// component
module component (
    input  wire         clk,
    input  wire         rst,
    input  wire [31:0]  fifo1_data_in,
    input  wire [31:0]  fifo2_data_in,
    input  wire [31:0]  fifo3_data_in,
    input  wire         fifo1_write_en,
    input  wire         fifo2_write_en,
    input  wire         fifo3_write_en,
    input  wire         fifo1_read_en,
    input  wire         fifo2_read_en,
    input  wire         fifo3_read_en,
    output wire [31:0]  result_out,
    output wire         fifo1_empty,
    output wire         fifo2_empty,
    output wire         fifo3_empty,
    output wire         fifo1_full,
    output wire         fifo2_full,
    output wire         fifo3_full
);
clock: 17.8 ns
lec_check: 0
abc_area: 0
cap_margin: 20
cell_pad_in_sites_detail_placement: 1
cell_pad_in_sites_global_placement: 3
core_aspect_ratio: 0.73
core_margin: 4
core_utilization: 43
cts_cluster_diameter: 28
cts_cluster_size: 54
gpl_routability_driven: 1
gpl_timing_driven: 1
max_routing_layer: met4
min_routing_layer: met2
place_density: 0.94
setup_slack_margin: 0.88
slew_margin: 10
tns_end_percent: 45
run.sh (not shown) runs the stock make flow with config.mk's settings and CLKGATE_MAP_FILE=.
The starting point completed without violations.
Then changed:
- ABC_AREA: 0 -> unset
- CELL_PAD_IN_SITES_DETAIL_PLACEMENT: 1 -> 0
- CELL_PAD_IN_SITES_GLOBAL_PLACEMENT: 3 -> unset
- CORE_ASPECT_RATIO: 0.73 -> unset
- CORE_UTILIZATION: 43 -> 57
- CTS_CLUSTER_DIAMETER: 28 -> unset
- CTS_CLUSTER_SIZE: 54 -> unset
- GPL_TIMING_DRIVEN: 1 -> unset
- MIN_ROUTING_LAYER: met2 -> met1
- PLACE_DENSITY: 0.94 -> unset
- SLEW_MARGIN: 10 -> 30
- TNS_END_PERCENT: 45 -> unset
- clock period: 17.8 -> 12.1 ns (I/O delays scaled with it)
After rerunning: Now the flow finished but fails on negative setup slack. Via count went down by a quarter to a third. Wire length went down by about a fifth. Core utilization goes up by 16 points. Die area decreases by a quarter to a third. Flip-flop count stays the same.

* * *

component again, from the RTL that the note above started with.
clock: 17.8 ns
lec_check: 0
abc_area: 0
cap_margin: 20
cell_pad_in_sites_detail_placement: 1
cell_pad_in_sites_global_placement: 3
core_aspect_ratio: 0.73
core_margin: 4
core_utilization: 43
cts_cluster_diameter: 28
cts_cluster_size: 54
gpl_routability_driven: 1
gpl_timing_driven: 1
max_routing_layer: met4
min_routing_layer: met2
place_density: 0.94
setup_slack_margin: 0.88
slew_margin: 30
tns_end_percent: 45
The starting point finished with timing, DRC and antenna clean.
==> next run, changes <==
ABC_AREA = unset   (was 0)
CELL_PAD_IN_SITES_DETAIL_PLACEMENT = unset   (was 1)
CELL_PAD_IN_SITES_GLOBAL_PLACEMENT = unset   (was 3)
CORE_ASPECT_RATIO = unset   (was 0.73)
CORE_MARGIN = 2   (was 4)
CORE_UTILIZATION = 45   (was 43)
CTS_CLUSTER_DIAMETER = unset   (was 28)
CTS_CLUSTER_SIZE = unset   (was 54)
GPL_ROUTABILITY_DRIVEN = unset   (was 1)
GPL_TIMING_DRIVEN = unset   (was 1)
MAX_ROUTING_LAYER = unset   (was met4)
MIN_ROUTING_LAYER = unset   (was met2)
PLACE_DENSITY = 0.6   (was 0.94)
SETUP_SLACK_MARGIN = unset   (was 0.88)
SLEW_MARGIN = 20   (was 30)
TNS_END_PERCENT = unset   (was 45)
clock period = 12.8 ns   (was 17.8 ns; I/O delays follow)
After rerunning: Die size is lower by 6.1%; area after synthesis does not change; global-route usage is lower by 20 points; wire length is lower by 16%.
==> next run, changes <==
CORE_UTILIZATION = 58   (was 45)
CTS_CLUSTER_DIAMETER = 37   (was unset)
TNS_END_PERCENT = 5   (was unset)
clock period = 10.3 ns   (was 12.8 ns; I/O delays follow)
This time the run finished with negative setup slack left.
Sequential share of layout area shrinks by 2.7 points.
Final cell count barely changes.
Synthesized cell count is unchanged.
Via count grows by 5.4%.
Flip-flop count stays the same.
Final area grows by 7.4%.
Hold slack is about the same.
==> next run, changes <==
CORE_UTILIZATION = 72   (was 58)
CTS_CLUSTER_DIAMETER = unset   (was 37)
CTS_CLUSTER_SIZE = 60   (was unset)
PLACE_DENSITY = unset   (was 0.6)
PLACE_DENSITY_LB_ADDON = 0.01   (was unset)
SLEW_MARGIN = 40   (was 20)
TNS_END_PERCENT = unset   (was 5)
clock period = 7.09 ns   (was 10.3 ns; I/O delays follow)
=> The changed run finished but fails on negative setup slack. Synthesized area stays the same. Clock-buffer cell count decreases by 105. Clock skew decreases by 0.076 ns. Routed wire length hardly moves. Die size decreases by 19%. Register-to-register slack degrades by 3.1 ns. Cell count decreases by 5.0%. Via count increases by 3.1%.
==> next run, changes <==
CORE_UTILIZATION = 25   (was 72)
CTS_CLUSTER_SIZE = unset   (was 60)
PLACE_DENSITY = 0.6   (was unset)
PLACE_DENSITY_LB_ADDON = unset   (was 0.01)
SLEW_MARGIN = 20   (was 40)
clock period = 12.8 ns   (was 7.09 ns; I/O delays follow)
Effect: This time the run produced a clean layout. Utilization went down by 56 points. Routed wire length went up by 4.4%. Flip-flop count does not change.

* * *

Starting RTL as in the previous note.
==> flow/config.mk <==
export PLATFORM = sky130hd
export DESIGN_NAME = component
export DESIGN_NICKNAME = component
export VERILOG_FILES = /design/flow/design.v
export SDC_FILE = /design/flow/constraint.sdc
export NUM_CORES = 4
export LEC_CHECK = 0
export CAP_MARGIN = 20
export CORE_MARGIN = 2
export CORE_UTILIZATION = 58
export CTS_CLUSTER_DIAMETER = 29
export PLACE_DENSITY = 0.6
export SLEW_MARGIN = 20
==> flow/constraint.sdc <==
create_clock -name core_clock -period 10.1 [get_ports {clk}]
set_input_delay 2.0200 -clock core_clock [delete_from_list [all_inputs] [get_ports {clk}]]
set_output_delay 2.0200 -clock core_clock [all_outputs]
set_load 0.01 [all_outputs]
The starting point finished but failed the layout checks on setup timing.
Then changed:
- CORE_UTILIZATION: 58 -> 45
- CTS_CLUSTER_DIAMETER: 29 -> not set
=>
- The changed run produced a layout that fails on setup timing
- sequential cell count is unchanged
- synthesized area stays the same
- utilization shrinks by 21 points
Then changed:
- CORE_UTILIZATION: 45 -> 59
- PLACE_DENSITY: 0.6 -> not set
- clock period: 10.1 -> 9.75 ns (I/O delays scaled with it)
The new run finished but fails on setup timing.
Synthesized area is unchanged.
Wire length decreases by 0.45%.
Via count climbs by 1.6%.
Setup slack loses 190 ps.
Synthesized cell count stays the same.
Register-to-register slack got worse by 450 ps.
Then changed:
- CORE_UTILIZATION: 59 -> 68
- CTS_CLUSTER_DIAMETER: not set -> 359
- PLACE_DENSITY: not set -> 0.36
- clock period: 9.75 -> 10.7 ns (I/O delays scaled with it)
After rerunning:
- The new run finished with setup timing left
- sequential share of layout area barely changes
- synthesized cell count stays the same
- via count increases by a few percent
- final area hardly moves

* * *

## job 2614
component again, from the RTL that the note above started with.
Settings: LEC_CHECK=0, CAP_MARGIN=20, CORE_MARGIN=2, CORE_UTILIZATION=60, CTS_CLUSTER_SIZE=60, PLACE_DENSITY=0.6, SLEW_MARGIN=20; clock period 8.79 ns.
STATUS run=job 2614 STAGES=ALL_DONE FINAL_CHECKS=FAILED CAUSE=setup timing
Here is what was changed in the inputs of job 6142 compared with job 2614.
- a change of CORE_UTILIZATION from 60 to 58
- an added CTS_CLUSTER_DIAMETER of 38
- a deleted CTS_CLUSTER_SIZE that had been 60
- an added TNS_END_PERCENT of 5
- a change of the clock period (ns, I/O delays scaled along) from 8.79 to 11.0
### Flow results
| job 6142 | all stages done | FAIL | setup timing |. Relative to job 2614, the global-route wire length before repair of job 6142 is higher by about 1.7%. Job 6142 ended up with met4 as its highest metal layer used by the detailed router; job 2614 ended up with met5. On relative slew slack, job 2614 beats job 6142. Compared with job 2614, in job 6142 final weighted congestion in routability-driven placement now sits higher. The die area in job 6142 sits 5000 um2 above the value recorded for job 2614. Job 2614 ended up with result_out[31] as its end point of the critical path; job 6142 ended up with result_out[29]. Startpoint of the worst setup timing path = fifo2_inst.rd_ptr[0]: job 6142; startpoint of the worst setup timing path = fifo1_inst.rd_ptr[0]: job 2614. Summary of job 6142 over job 2614: global-route usage went down by 0.51 points, count of H-tree levels built during CTS was more or less identical.
#### Input delta (job 1451 over job 6142)
- CTS_CLUSTER_SIZE now 63, previously not set
- PLACE_DENSITY_LB_ADDON now 0.26, previously not set
- CORE_UTILIZATION now 40, was 58
- CAP_MARGIN now 5, was 20
- MAX_ROUTING_LAYER now met4, previously not set
- CTS_CLUSTER_DIAMETER no longer set, was 38
- PLACE_DENSITY no longer set, was 0.6
- GPL_TIMING_DRIVEN now 0, previously not set
- CORE_ASPECT_RATIO now 0.6, previously not set
- the clock period (ns, I/O delays scaled along) now 11.5, was 11.0
Results
Job 1451 -> stages 100% | layout checks FAIL | setup timing. Taking job 1451 over job 6142, the maximum number of pins on one net before global-route repair ratio works out to 0.21. Going from job 6142 to job 1451, footprint of the multi-input gates higher; final area lower; post-route worst setup slack higher. Job 1451 vs job 6142: buffering stage count on the worst path with inverters included up in job 1451. Job 1451 vs job 6142 — register share of the cell area rose 0.54 points. NOTE: number of standard cells in the layout, taps in and fillers out in job 1451 exceeds that of job 6142. In job 1451, the number of diodes came out 24 above the value in job 6142. Comparing job 6142 and job 1451, the lower count of clock-buffer cells in the layout is on job 1451. Taking job 6142 over job 1451, the placeable core area ratio works out to 0.69. Critical path depth, job 6142 and job 1451, higher one = job 1451.

* * *

The RTL this note starts from:
==> flow/design.v <==
module fifo #(
    parameter DEPTH = 32,          
    parameter DATA_WIDTH = 8,      
    parameter PTR_SIZE = 5
) (
    input  wire                   clk,
    input  wire                   rst,
    input  wire                   wr_en,
    input  wire                   re_en,
    input  wire [DATA_WIDTH-1:0]  data_in,
    output wire [DATA_WIDTH-1:0]  data_out,
    output wire                   empty,
    output wire                   full
);
    reg [DATA_WIDTH-1:0] memory [0:DEPTH-1];
    reg [PTR_SIZE-1:0] wr_ptr;
    reg [PTR_SIZE-1:0] rd_ptr;
    reg empty_reg;
    reg full_reg;
    integer i;
    wire wr_fire = wr_en && !full_reg;
    wire rd_fire = re_en && !empty_reg;
    wire [PTR_SIZE-1:0] used = wr_ptr - rd_ptr;
    always @ (posedge clk or posedge rst) begin
        if (rst)
            wr_ptr <= 0;
        else if (wr_fire)
            wr_ptr <= wr_ptr + 1;
    end
    always @ (posedge clk or posedge rst) begin
        if (rst)
            empty_reg <= 1;
        else if (wr_fire && !rd_fire)
            empty_reg <= 0;
        else if (rd_fire && !wr_fire && (used == 1))
            empty_reg <= 1;
    end
    always @ (posedge clk or posedge rst) begin
        if (rst)
            full_reg <= 0;
        else if (wr_fire && !rd_fire && (used == DEPTH - 1))
            full_reg <= 1;
        else if (rd_fire && !wr_fire)
            full_reg <= 0;
    end
    always @ (posedge clk or posedge rst) begin
        if (rst)
            rd_ptr <= 0;
        else if (rd_fire)
            rd_ptr <= rd_ptr + 1;
    end
    always @ (posedge clk or posedge rst) begin
        if (rst) begin
            for (i = 0; i < DEPTH; i = i + 1)
                memory[i] <= {DATA_WIDTH{1'b0}};
        end else if (wr_fire)
            memory[wr_ptr[$clog2(DEPTH)-1:0]] <= data_in;
    end
    assign data_out = (empty_reg) ? {DATA_WIDTH{1'bx}} : memory[rd_ptr[$clog2(DEPTH)-1:0]];
    assign empty = empty_reg;
    assign full  = full_reg;
endmodule
module multiplier #(
    parameter DATA_WIDTH    = 8,                   
    parameter PRODUCT_WIDTH = DATA_WIDTH * 2
) (
    input  wire [DATA_WIDTH-1:0] in1,         
    input  wire [DATA_WIDTH-1:0] in2,          
    output wire [PRODUCT_WIDTH-1:0] product 
);
    assign product = in1 * in2;
endmodule
module adder #(
    parameter DATA_WIDTH = 8,              
    parameter SUM_WIDTH  = DATA_WIDTH + 1   
)(
    input  wire [DATA_WIDTH-1:0] in1,        
    input  wire [DATA_WIDTH-1:0] in2,        
    output wire [SUM_WIDTH-1:0] sum          
);
    assign sum = in1 + in2;
endmodule
module component (
    input  wire         clk,
    input  wire         rst,
    input  wire [31:0]  fifo1_data_in,
    input  wire [31:0]  fifo2_data_in,
    input  wire [31:0]  fifo3_data_in,
    input  wire         fifo1_write_en,
    input  wire         fifo2_write_en,
    input  wire         fifo3_write_en,
    input  wire         fifo1_read_en,
    input  wire         fifo2_read_en,
    input  wire         fifo3_read_en,
    output wire [31:0]  result_out,
    output wire         fifo1_empty,
    output wire         fifo2_empty,
    output wire         fifo3_empty,
    output wire         fifo1_full,
    output wire         fifo2_full,
    output wire         fifo3_full
);
    wire [31:0] fifo1_data_out;
    wire [31:0] fifo2_data_out;
    wire [31:0] fifo3_data_out;
    wire [31:0] mult_result;
    fifo #(
        .DEPTH(16),
        .DATA_WIDTH(32),
        .PTR_SIZE(5)
    ) fifo1_inst (
        .clk(clk),
        .rst(rst),
        .wr_en(fifo1_write_en),
        .re_en(fifo1_read_en),
        .data_in(fifo1_data_in),
        .data_out(fifo1_data_out),
        .empty(fifo1_empty),
        .full(fifo1_full)
    );
    fifo #(
        .DEPTH(16),
        .DATA_WIDTH(32),
        .PTR_SIZE(5)
    ) fifo2_inst (
        .clk(clk),
        .rst(rst),
        .wr_en(fifo2_write_en),
        .re_en(fifo2_read_en),
        .data_in(fifo2_data_in),
        .data_out(fifo2_data_out),
        .empty(fifo2_empty),
        .full(fifo2_full)
    );
    fifo #(
        .DEPTH(16),
        .DATA_WIDTH(32),
        .PTR_SIZE(5)
    ) fifo3_inst (
        .clk(clk),
        .rst(rst),
        .wr_en(fifo3_write_en),
        .re_en(fifo3_read_en),
        .data_in(fifo3_data_in),
        .data_out(fifo3_data_out),
        .empty(fifo3_empty),
        .full(fifo3_full)
    );
    multiplier #(
        .DATA_WIDTH(32),
        .PRODUCT_WIDTH(32)
    ) mult_inst (
        .in1(fifo1_data_out),
        .in2(fifo2_data_out),
        .product(mult_result)
    );
    adder #(
        .DATA_WIDTH(32),
        .SUM_WIDTH(32)
    ) adder_inst (
        .in1(mult_result),
        .in2(fifo3_data_out),
        .sum(result_out)
    );
endmodule
clock: 9.07 ns
lec_check: 0
abc_area: 1
cap_margin: 20
core_margin: 2
core_utilization: 42
gpl_routability_driven: 0
gpl_timing_driven: 0
hold_slack_margin: -0.03
max_routing_layer: met5
min_routing_layer: met1
place_density: 0.6
slew_margin: 35
tns_end_percent: 100
The baseline finished but fails on negative setup slack.
Rerun with:
Settings changed: ABC_AREA 1 to not set, CORE_UTILIZATION 42 to 57, GPL_ROUTABILITY_DRIVEN 0 to not set, GPL_TIMING_DRIVEN 0 to not set, HOLD_SLACK_MARGIN -0.03 to not set, MAX_ROUTING_LAYER met5 to not set, MIN_ROUTING_LAYER met1 to not set, SLEW_MARGIN 35 to 20, TNS_END_PERCENT 100 to not set.
Clock period 9.07 ns to 7.91 ns, I/O delays scaled along.
Effect: The new run finished but failed the layout checks on negative setup slack; wire length shrinks by 25%; clock skew stays flat; design area shrinks by 2.5%; critical path depth grows by 1.
Rerun with:
Settings changed: CORE_UTILIZATION 57 to 50, TNS_END_PERCENT set to 5.
Clock period 7.91 ns to 10.6 ns, I/O delays scaled along.
What happened: The new run completed and failed the layout checks on negative setup slack; die size came out higher by roughly a tenth; critical path depth drops by 1; global-route usage falls by 4.2 points; worst setup slack gains 2.1 ns; non-clock buffer count drops by 24; flip-flop count does not change; via count decreases slightly.
Rerun with:
Settings changed: CORE_UTILIZATION 50 to 72, CTS_CLUSTER_SIZE set to 60, HOLD_SLACK_MARGIN set to 0.29, PLACE_DENSITY 0.6 to not set, PLACE_DENSITY_LB_ADDON set to 0.01, SETUP_SLACK_MARGIN set to 2.34, TNS_END_PERCENT 5 to not set.
Clock period 10.6 ns to 10.2 ns, I/O delays scaled along.
What happened: The new run ran to the end with violations: negative setup slack; die area is lower by about 30%; global-route usage rises by 13 points; synthesized cell count is unchanged; routed wire length climbs by 0.53%; non-clock buffer count grows by 22; critical path depth grows by 3; area after synthesis stays the same; via count increases by about 6%.
